== build 70 ==
## HW3_FPMUL_754SP
module HW3_FPMUL_754SP(Clk, Rst, St, FPmplier, FPmcand, Done, Ovf, Unf, FPproduct);
Settings: LEC_CHECK=0, CAP_MARGIN=20, CORE_MARGIN=2, CORE_UTILIZATION=70, CTS_CLUSTER_SIZE=39, PLACE_DENSITY=0.71, SETUP_SLACK_MARGIN=-0.74, SLEW_MARGIN=20, TNS_END_PERCENT=5; clock period 8.5 ns.
run.sh (not shown) runs the stock make flow with config.mk's settings and CLKGATE_MAP_FILE=.
Ran to the end and failed final checks on negative setup slack: build 70.
What build 46 does differently from build 70 at the input level:
Settings: PLACE_DENSITY no longer set, was 0.71; CTS_CLUSTER_SIZE no longer set, was 39; CORE_UTILIZATION now 65, was 70.
==> comparison <==
- Build 46 finished all stages; layout check result: FAIL, due to negative setup slack.
- In the flow results for build 46 and build 70, the final worst-path setup slack is larger on build 70.
- The clock network contribution to total cell area was comparable across build 46 and build 70.
- Taking build 70 as the reference, in build 46 standard cell area after detailed placement grew by 1.1%; fraction of standard cell area in multi-input logic shrank by 0.58 points; largest incremental delay on the critical path grew by 160 ps.
- Compared build 70 against build 46; required time of the critical path within noise.
- In the flow results for build 46 and build 70, the total number of nets in the final design is smaller on build 70.
- Relative to build 70, aggregate routed wire length decreased by 4.0% in build 46.
What build 28 does differently from build 46 at the input level:
Settings: CTS_CLUSTER_SIZE newly set to 10; TNS_END_PERCENT changed from 5 to 10; PLACE_DENSITY newly set to 0.42; SETUP_SLACK_MARGIN removed (was -0.74); CORE_UTILIZATION changed from 65 to 72; the clock period (ns, I/O delays scaled along) changed from 8.5 to 7.45.
==> results <==
- Build 28 terminated abnormally: 5_1_grt reported GRT-0116.
- Per the comparison of build 28 with build 46, weighted congestion reported at the end of routability-driven placement fell 0.50%; count of standard-cell rows decreased by 4.5% relative to the old numbers.
- Build 28 vs build 46, vertical die dimension went down by 9.1 um.
- Build 28 ended up with a higher cell resize tally after clock tree synthesis than build 46 did.
- Die span in x came out lower on build 28 than on build 46.
- Die area (higher): build 46
- Post-placement cell area, build 28 vs build 46: up slightly
- Build 28 vs. build 46: post-synthesis chip area from yosys now sits at about the same level, synthesized cell count neither gained nor lost much.

* * *

Starting RTL as in the previous note.
## HW3_FPMUL_754SP
module HW3_FPMUL_754SP(Clk, Rst, St, FPmplier, FPmcand, Done, Ovf, Unf, FPproduct);
make LEC_CHECK=0 CAP_MARGIN=20 CORE_MARGIN=2 CORE_UTILIZATION=72 PLACE_DENSITY_LB_ADDON=0.2 SETUP_SLACK_MARGIN=-0.09 SLEW_MARGIN=20 finish   # period 8.46 ns
The first run finished but failed the layout checks on negative setup slack.
Then changed:
- CORE_UTILIZATION: 72 -> 57
- PLACE_DENSITY_LB_ADDON: 0.2 -> not set
- SETUP_SLACK_MARGIN: -0.09 -> 1.97
- clock period: 8.46 -> 7.48 ns (I/O delays scaled with it)
Outcome:
- The new run finished with negative setup slack left
- area after synthesis is unchanged
- final area rose by roughly a tenth
- clock-buffer cell count increases by 2
- worst setup slack degrades by 0.24 ns
- clock skew decreases by 0.0056 ns
- final cell count goes up by a little under a tenth

* * *

HW3_FPMUL_754SP again, from the RTL that the note above started with.
==> flow/config.mk <==
export PLATFORM = sky130hd
export DESIGN_NAME = HW3_FPMUL_754SP
export DESIGN_NICKNAME = HW3_FPMUL_754SP
export VERILOG_FILES = /design/flow/design.v
export SDC_FILE = /design/flow/constraint.sdc
export NUM_CORES = 4
export LEC_CHECK = 0
export CAP_MARGIN = 20
export CORE_ASPECT_RATIO = 0.94
export CORE_MARGIN = 2
export CORE_UTILIZATION = 40
export CTS_CLUSTER_DIAMETER = 292
export CTS_CLUSTER_SIZE = 47
export PLACE_DENSITY_LB_ADDON = 0.0
export SETUP_SLACK_MARGIN = -0.26
export SLEW_MARGIN = 20
==> flow/constraint.sdc <==
create_clock -name core_clock -period 8.6 [get_ports {Clk}]
set_input_delay 1.7200 -clock core_clock [delete_from_list [all_inputs] [get_ports {Clk}]]
set_output_delay 1.7200 -clock core_clock [all_outputs]
set_load 0.01 [all_outputs]
The first run finished but failed the layout checks on negative setup slack.
Rerun with:
--- a/flow/config.mk
+++ b/flow/config.mk
@@ -7,0 +8 @@
+export ABC_AREA = 1
@@ -9 +9,0 @@
-export CORE_ASPECT_RATIO = 0.94
@@ -12,4 +12 @@
-export CTS_CLUSTER_DIAMETER = 292
-export CTS_CLUSTER_SIZE = 47
-export PLACE_DENSITY_LB_ADDON = 0.0
-export SETUP_SLACK_MARGIN = -0.26
+export CTS_CLUSTER_DIAMETER = 96
@@ -16,0 +14 @@
+export TNS_END_PERCENT = 30
Result: This time the run ran to the end with no violations. Die size rises by 7.5%. Via count rises by 10%. Setup slack gains 530 ps. Routed wire length falls by 11%. Synthesized area rises by 7.6%. First-iteration DRC count rises by 12%.
Rerun with:
--- a/flow/config.mk
+++ b/flow/config.mk
@@ -8 +7,0 @@
-export ABC_AREA = 1
@@ -9,0 +9 @@
+export CORE_ASPECT_RATIO = 0.88
@@ -12 +12,4 @@
-export CTS_CLUSTER_DIAMETER = 96
+export CTS_CLUSTER_DIAMETER = 292
+export CTS_CLUSTER_SIZE = 47
+export PLACE_DENSITY_LB_ADDON = 0.0
+export SETUP_SLACK_MARGIN = -0.31
@@ -14 +16,0 @@
-export TNS_END_PERCENT = 30
Now the flow completed, yet does not pass: negative setup slack.
Synthesized cell count fell by about a fifth.
Core utilization rose by 3.6 points.
Final area rose slightly.
Clock-buffer cell count rose by 1.
Non-clock buffer count rose by 231.
Wire length rose by roughly a tenth.
Die area fell by a few percent.
Fmax fell by a few percent.
Worst setup slack got worse by 570 ps.
First-iteration DRC count fell by a quarter to a third.
Rerun with:
--- a/flow/config.mk
+++ b/flow/config.mk
@@ -9 +9 @@
-export CORE_ASPECT_RATIO = 0.88
+export CORE_ASPECT_RATIO = 1.97
@@ -14,2 +13,0 @@
-export PLACE_DENSITY_LB_ADDON = 0.0
-export SETUP_SLACK_MARGIN = -0.31
The changed run went through all stages and came out clean.
First-iteration DRC count came out higher by a quarter to a third.
Wire length grows by a few percent.
Global-route usage fell by 1.0 points.
Synthesized cell count stays the same.
Register-to-register slack gains 290 ps.
